## build 57
Design processor, start of the top module:
module processor(clk,reset,instr,PC,opcode,rd_index,rs_index,rt_index,shamt,constant,address,rd_value,rs_value,rt_value,low_out,high_out,SR);
==> flow/config.mk <==
export PLATFORM = sky130hd
export DESIGN_NAME = processor
export DESIGN_NICKNAME = processor
export VERILOG_FILES = /design/flow/design.v
export SDC_FILE = /design/flow/constraint.sdc
export NUM_CORES = 4
export LEC_CHECK = 0
export CAP_MARGIN = 20
export CORE_MARGIN = 2
export CORE_UTILIZATION = 50
export SLEW_MARGIN = 20
==> flow/constraint.sdc <==
create_clock -name core_clock -period 4.68 [get_ports {clk}]
set_input_delay 0.9360 -clock core_clock [delete_from_list [all_inputs] [get_ports {clk}]]
set_output_delay 0.9360 -clock core_clock [all_outputs]
set_load 0.01 [all_outputs]
run.sh (not shown) runs the stock make flow with config.mk's settings and CLKGATE_MAP_FILE=.
Every stage of build 57 finished as expected; the final checks, on the other hand, flagged negative setup slack, which means the layout fails.
diff inputs: build 57 => build 62
--- a/flow/config.mk
+++ b/flow/config.mk
@@ -10 +10,4 @@
-export CORE_UTILIZATION = 50
+export CORE_UTILIZATION = 58
+export CTS_CLUSTER_SIZE = 72
+export HOLD_SLACK_MARGIN = 0.27
+export SETUP_SLACK_MARGIN = 1.34
@@ -11,0 +15 @@
+export TNS_END_PERCENT = 5
Findings:
Against build 57 as the reference, build 62 delivers a lower area overhead of the layout relative to synthesis. Status: clock transition at the registers of the reported paths parity (build 62, build 57). Build 62 vs build 57 on slack of the worst reg-to-reg path: build 62 is the higher one. The lower total cell area at the placement stage of build 57 and build 62 is in build 62. Although build 57 finished all stages, its layout failed final checks on negative setup slack. The flow completed for build 62, but it is not clean: the layout still shows negative setup slack. NOTE number of nets at the end of the flow build 57->build 62 decreased slightly.
> inputs changed (build 62 -> build 91)
--- a/flow/config.mk
+++ b/flow/config.mk
@@ -11,3 +11 @@
-export CTS_CLUSTER_SIZE = 72
-export HOLD_SLACK_MARGIN = 0.27
-export SETUP_SLACK_MARGIN = 1.34
+export SETUP_SLACK_MARGIN = 1.2
@@ -15 +12,0 @@
-export TNS_END_PERCENT = 5
==> flow/constraint.sdc <==
create_clock -name core_clock -period 4.79 [get_ports {clk}]
set_input_delay 0.9580 -clock core_clock [delete_from_list [all_inputs] [get_ports {clk}]]
set_output_delay 0.9580 -clock core_clock [all_outputs]
set_load 0.01 [all_outputs]
--- outcome ---
- Of build 62 and build 91, not a single run came through the flow clean.
- Build 62 completed end to end; final checks failed (negative setup slack).
- Buffers plus inverters on the worst setup path ends up lower on build 62.
- Compare build 62 and build 91 | proportion of total power due to net switching lower: build 62
- Comparing build 62 and build 91, the lower met1 layer wirelength in the final routing was measured on build 62.
- Part of the power in combinational logic delta for build 91 relative to build 62: 1.3 points higher
Input changes introduced in build 89 (baseline for comparison: build 91):
--- a/flow/config.mk
+++ b/flow/config.mk
@@ -8 +8,5 @@
-export CAP_MARGIN = 20
+export ABC_AREA = 1
+export CAP_MARGIN = 5
+export CELL_PAD_IN_SITES_DETAIL_PLACEMENT = 1
+export CELL_PAD_IN_SITES_GLOBAL_PLACEMENT = 0
+export CORE_ASPECT_RATIO = 1.45
@@ -10,2 +14,8 @@
-export CORE_UTILIZATION = 58
-export SETUP_SLACK_MARGIN = 1.2
+export CORE_UTILIZATION = 31
+export GPL_ROUTABILITY_DRIVEN = 0
+export GPL_TIMING_DRIVEN = 0
+export HOLD_SLACK_MARGIN = 0.04
+export MAX_ROUTING_LAYER = met4
+export MIN_ROUTING_LAYER = met2
+export PLACE_DENSITY = 0.63
+export SETUP_SLACK_MARGIN = 1.01
@@ -12,0 +23 @@
+export TNS_END_PERCENT = 75
==> flow/constraint.sdc <==
create_clock -name core_clock -period 5.55 [get_ports {clk}]
set_input_delay 1.1100 -clock core_clock [delete_from_list [all_inputs] [get_ports {clk}]]
set_output_delay 1.1100 -clock core_clock [all_outputs]
set_load 0.01 [all_outputs]
## What came out
- Although it ran to completion, build 91 produced a layout that fails the final checks because of negative setup slack.
- Build 89 did not finish; a tool error ended it in global routing (5_1_grt).
- Diff build 91 -> build 89 | clock buffer count from CTS | down by more than 10%
- Re number of cells in the yosys synthesis report: build 91 was lower than build 89.
- Build 89 against build 91: total cell area reported by yosys after synthesis shows a reduction of about 2.3%.
Power and IR drop assume default switching activity.
